## P
## Top_FFT
module Top_FFT #(
    parameter   INTEGER_SIZE = 4,
                FRACT_SIZE = 14,
                NFFT = 64
) (
    input       wire                                             clk, rst,
    input       wire                                             start_FFT,
    input       wire    signed  [INTEGER_SIZE+FRACT_SIZE-1:0]    serial_in_r, serial_in_i,
    output      wire    signed  [INTEGER_SIZE+FRACT_SIZE-1:0]    serial_out_r, serial_out_i,
    output      wire                                             end_FFT, data_valid_FFT
);
Size in the first run: about 18000 cells after synthesis, about 77 I/O pins, ~210000 sq um of cells after synthesis.
Settings: LEC_CHECK=0, CAP_MARGIN=5, CORE_MARGIN=2, CORE_UTILIZATION=70, CTS_CLUSTER_DIAMETER=72, CTS_CLUSTER_SIZE=21, GPL_ROUTABILITY_DRIVEN=1, PLACE_DENSITY=0.65, SETUP_SLACK_MARGIN=0.82, SLEW_MARGIN=20, TNS_END_PERCENT=75; clock period 8.4 ns.
run.sh (not shown) runs the stock make flow with config.mk's settings and CLKGATE_MAP_FILE=.
Both conditions hold for P: the flow ran to the end and the final layout passed the timing, DRC and antenna checks.
Edits applied to the flow inputs when going from P to Q:
Settings: a change of CTS_CLUSTER_SIZE from 21 to 15; an added GPL_TIMING_DRIVEN of 0; a change of SETUP_SLACK_MARGIN from 0.82 to -0.31; a change of CAP_MARGIN from 5 to 10; a change of CORE_UTILIZATION from 70 to 22; a change of CTS_CLUSTER_DIAMETER from 72 to 182; a change of GPL_ROUTABILITY_DRIVEN from 1 to 0; a deleted PLACE_DENSITY that had been 0.65; an added PLACE_DENSITY_LB_ADDON of 0.05.
[summary]
From the logs: Q reached the end of the flow and failed the layout checks with negative setup slack.
Between P and Q, the unique cell type count in the Yosys netlist figures differ only marginally.
Changes observed in Q relative to P: cell area increased 6.0%; total number of nets in the final design increased 199; number of buffers inserted during clock tree synthesis increased 35%; multi-input logic area essentially unchanged; placement-stage worst setup slack decreased 5120 ps.
Measured against each other, P and Q differ in sequential cell area share, the higher figure coming from P.
Of P and Q, the higher reported leakage power belongs to Q.
Q against P: relative slew slack saw a decrease, switching power share of the total saw an increase, clock-cell share of area saw an increase.

* * *

Starting RTL as in the previous note.
==> flow/design.v (excerpt) <==
module Top_FFT #(
    parameter   INTEGER_SIZE = 4,
                FRACT_SIZE = 14,
                NFFT = 64
) (
    input       wire                                             clk, rst,
    input       wire                                             start_FFT,
    input       wire    signed  [INTEGER_SIZE+FRACT_SIZE-1:0]    serial_in_r, serial_in_i,
    output      wire    signed  [INTEGER_SIZE+FRACT_SIZE-1:0]    serial_out_r, serial_out_i,
    output      wire                                             end_FFT, data_valid_FFT
);
localparam DATA_WIDTH = INTEGER_SIZE+FRACT_SIZE ;
wire    [$clog2(NFFT)-1:0]        start_stages;
wire    [DATA_WIDTH-1:0]        stage2_in_r, stage2_in_i;
wire    [DATA_WIDTH-1:0]        stage3_in_r, stage3_in_i;
wire    [DATA_WIDTH-1:0]        stage4_in_r, stage4_in_i;
wire    [DATA_WIDTH-1:0]        stage5_in_r, stage5_in_i;
wire    [DATA_WIDTH-1:0]        stage6_in_r, stage6_in_i;
wire    [DATA_WIDTH-1:0]        stage7_in_r, stage7_in_i;
FFT_1st_stage #(.INTEGER_SIZE(INTEGER_SIZE), .FRACT_SIZE(FRACT_SIZE), .STAGE_NO(1), .NFFT(NFFT)) ST1 (
    .clk(clk),
    .rst(rst),
    .start_conv(start_stages[0]),
    .serial_in_r(serial_in_r),
  ...
clock: 17.1 ns
lec_check: 0
abc_area: 1
cap_margin: 30
cell_pad_in_sites_detail_placement: 2
core_aspect_ratio: 0.75
core_margin: 2
core_utilization: 17
cts_cluster_diameter: 322
gpl_timing_driven: 1
max_routing_layer: met4
place_density: 0.6
slew_margin: 20
The starting point went through all stages and came out clean.
Next try:
ABC_AREA = unset   (was 1)
CAP_MARGIN = 20   (was 30)
CELL_PAD_IN_SITES_DETAIL_PLACEMENT = unset   (was 2)
CORE_ASPECT_RATIO = unset   (was 0.75)
CORE_UTILIZATION = 71   (was 17)
CTS_CLUSTER_DIAMETER = unset   (was 322)
CTS_CLUSTER_SIZE = 32   (was unset)
GPL_TIMING_DRIVEN = unset   (was 1)
MAX_ROUTING_LAYER = unset   (was met4)
clock period = 6.52 ns   (was 17.1 ns; I/O delays follow)
Result:
- With this change the flow ended with an error in detailed placement (3_5_place_dp)
- synthesized area is lower by 3.8%
- die size is lower by 77%
- synthesized cell count is lower by 16%
Next try:
CORE_UTILIZATION = 40   (was 71)
CTS_CLUSTER_SIZE = unset   (was 32)
clock period = 12.0 ns   (was 6.52 ns; I/O delays follow)
After rerunning: With this change the flow finished clean. Synthesized cell count does not change. Synthesized area stays the same. Die size climbs by about 80%.
Next try:
CORE_UTILIZATION = 64   (was 40)
clock period = 12.6 ns   (was 12.0 ns; I/O delays follow)
After rerunning: Final cell count came out lower by 10%. Worst hold slack improved by 0.043 ns. Sequential share of layout area came out higher by 0.65 points. Setup slack improved by 0.88 ns. Routed wire length came out higher by 1.5%. Global-route usage came out higher by 12 points. Sequential cell count stays the same. Die size came out lower by 37%.
Next try:
CORE_UTILIZATION = 63   (was 64)
SETUP_SLACK_MARGIN = 1.93   (was unset)
clock period = 7.82 ns   (was 12.6 ns; I/O delays follow)
Result:
- The new run finished with negative setup slack left
- non-clock buffer count rises by 633
- global-route usage rises by 0.53 points
- total power rises by about 65%
- critical path depth rises by 2
- design area rises by 4.3%
- clock power rises by 69%
- wire length rises by 4.7%
- fmax rises by 26%

* * *

Starting RTL as in the previous note.
==> flow/design.v (excerpt) <==
module Top_FFT #(
    parameter   INTEGER_SIZE = 4,
                FRACT_SIZE = 14,
                NFFT = 64
) (
    input       wire                                             clk, rst,
    input       wire                                             start_FFT,
    input       wire    signed  [INTEGER_SIZE+FRACT_SIZE-1:0]    serial_in_r, serial_in_i,
    output      wire    signed  [INTEGER_SIZE+FRACT_SIZE-1:0]    serial_out_r, serial_out_i,
    output      wire                                             end_FFT, data_valid_FFT
);
localparam DATA_WIDTH = INTEGER_SIZE+FRACT_SIZE ;
wire    [$clog2(NFFT)-1:0]        start_stages;
wire    [DATA_WIDTH-1:0]        stage2_in_r, stage2_in_i;
wire    [DATA_WIDTH-1:0]        stage3_in_r, stage3_in_i;
wire    [DATA_WIDTH-1:0]        stage4_in_r, stage4_in_i;
wire    [DATA_WIDTH-1:0]        stage5_in_r, stage5_in_i;
wire    [DATA_WIDTH-1:0]        stage6_in_r, stage6_in_i;
wire    [DATA_WIDTH-1:0]        stage7_in_r, stage7_in_i;
FFT_1st_stage #(.INTEGER_SIZE(INTEGER_SIZE), .FRACT_SIZE(FRACT_SIZE), .STAGE_NO(1), .NFFT(NFFT)) ST1 (
    .clk(clk),
    .rst(rst),
    .start_conv(start_stages[0]),
    .serial_in_r(serial_in_r),
    .serial_in_i(serial_in_i),
    .serial_out_r(stage2_in_r),
    .serial_out_i(stage2_in_i)
);
FFT_2nd_stage #(.INTEGER_SIZE(INTEGER_SIZE), .FRACT_SIZE(FRACT_SIZE), .STAGE_NO(2), .NFFT(NFFT)) ST2 (
    .clk(clk),
    .rst(rst),
    .start_conv(start_stages[1]),
    .serial_in_r(stage2_in_r),
    .serial_in_i(stage2_in_i),
    .serial_out_r(stage3_in_r),
    .serial_out_i(stage3_in_i)
);
FFT_3rd_stage #(.INTEGER_SIZE(INTEGER_SIZE), .FRACT_SIZE(FRACT_SIZE), .STAGE_NO(3), .NFFT(NFFT)) ST3 (
    .clk(clk),
    .rst(rst),
    .start_conv(start_stages[2]),
    .serial_in_r(stage3_in_r),
    .serial_in_i(stage3_in_i),
    .serial_out_r(stage4_in_r),
    .serial_out_i(stage4_in_i)
);
FFT_4th_stage #(.INTEGER_SIZE(INTEGER_SIZE), .FRACT_SIZE(FRACT_SIZE), .STAGE_NO(4), .NFFT(NFFT)) ST4 (
    .clk(clk),
  ...
Settings: LEC_CHECK=0, CAP_MARGIN=15, CORE_MARGIN=2, CORE_UTILIZATION=36, CTS_CLUSTER_DIAMETER=182, CTS_CLUSTER_SIZE=15, GPL_ROUTABILITY_DRIVEN=0, GPL_TIMING_DRIVEN=0, PLACE_DENSITY_LB_ADDON=0.05, SETUP_SLACK_MARGIN=-0.31, SLEW_MARGIN=20, TNS_END_PERCENT=70; clock period 8.4 ns.
The baseline finished with negative setup slack left.
Rerun with:
- CAP_MARGIN: 15 -> 35
- CORE_UTILIZATION: 36 -> 70
- CTS_CLUSTER_DIAMETER: 182 -> 273
- CTS_CLUSTER_SIZE: 15 -> 14
- GPL_TIMING_DRIVEN: 0 -> unset
- PLACE_DENSITY_LB_ADDON: 0.05 -> unset
- TNS_END_PERCENT: 70 -> 75
- clock period: 8.4 -> 7.17 ns (I/O delays scaled with it)
What happened: This time the run aborted during 3_5_place_dp on DPL-0033. Die area goes down by 48%. Synthesized area is unchanged. Synthesized cell count is unchanged.
Rerun with:
- CAP_MARGIN: 35 -> 20
- CTS_CLUSTER_DIAMETER: 273 -> unset
- CTS_CLUSTER_SIZE: 14 -> unset
- GPL_ROUTABILITY_DRIVEN: 0 -> unset
- PLACE_DENSITY: unset -> 0.6
- SETUP_SLACK_MARGIN: -0.31 -> unset
- TNS_END_PERCENT: 75 -> unset
- clock period: 7.17 -> 8.97 ns (I/O delays scaled with it)
=>
- This time the run completed without violations
- synthesized cell count stays the same
- synthesized area is unchanged
- die size is unchanged
Rerun with:
- ABC_AREA: unset -> 1
- CORE_ASPECT_RATIO: unset -> 0.5
- CTS_CLUSTER_DIAMETER: unset -> 227
- clock period: 8.97 -> 6.92 ns (I/O delays scaled with it)
Result: The new run failed in 5_1_grt on GRT-0116. Die size increases by 4.0%. Area after synthesis increases by 3.9%. Synthesized cell count increases by 19%.

* * *

Starting RTL as in the previous note.
==> flow/config.mk <==
export PLATFORM = sky130hd
export DESIGN_NAME = Top_FFT
export DESIGN_NICKNAME = Top_FFT
export VERILOG_FILES = /design/flow/design.v
export SDC_FILE = /design/flow/constraint.sdc
export NUM_CORES = 4
export LEC_CHECK = 0
export ABC_AREA = 0
export CAP_MARGIN = 20
export CELL_PAD_IN_SITES_DETAIL_PLACEMENT = 1
export CELL_PAD_IN_SITES_GLOBAL_PLACEMENT = 2
export CORE_MARGIN = 6
export CORE_UTILIZATION = 40
export GPL_ROUTABILITY_DRIVEN = 1
export MIN_ROUTING_LAYER = met2
export SLEW_MARGIN = 35
export TNS_END_PERCENT = 15
==> flow/constraint.sdc <==
create_clock -name core_clock -period 12.0 [get_ports {clk}]
set_input_delay 2.4000 -clock core_clock [delete_from_list [all_inputs] [get_ports {clk}]]
set_output_delay 2.4000 -clock core_clock [all_outputs]
set_load 0.01 [all_outputs]
The first run completed with no timing, DRC or antenna violations.
Then changed:
Settings changed: HOLD_SLACK_MARGIN set to -0.05, MAX_ROUTING_LAYER set to met5, PLACE_DENSITY_LB_ADDON set to 0.01, TNS_END_PERCENT 15 to 35.
After rerunning: Power barely changes. Final cell count stays flat. Setup slack improved by 0.76 ns. Sequential cell count is unchanged. Area after synthesis is unchanged. Count of clock-buffer cells in the layout rose by 6.
Then changed:
Settings changed: ABC_AREA 0 to 1, CELL_PAD_IN_SITES_DETAIL_PLACEMENT 1 to unset, CELL_PAD_IN_SITES_GLOBAL_PLACEMENT 2 to unset, CORE_ASPECT_RATIO set to 1.46, CORE_MARGIN 6 to 2, CORE_UTILIZATION 40 to 65, CTS_CLUSTER_DIAMETER set to 165, CTS_CLUSTER_SIZE set to 11, GPL_ROUTABILITY_DRIVEN 1 to unset, GPL_TIMING_DRIVEN set to 0, HOLD_SLACK_MARGIN -0.05 to 0.02, MAX_ROUTING_LAYER met5 to unset, PLACE_DENSITY set to 0.6, PLACE_DENSITY_LB_ADDON 0.01 to unset, SETUP_SLACK_MARGIN set to 1.15, SLEW_MARGIN 35 to 20, TNS_END_PERCENT 35 to unset.
With this change the flow did not get past global routing (GRT-0116).
Die size went down by well over a third.
Synthesized area went up by a few percent.
Synthesized cell count went up by about a fifth.
Power figures rest on the tool's default switching activity, not on a simulated workload.
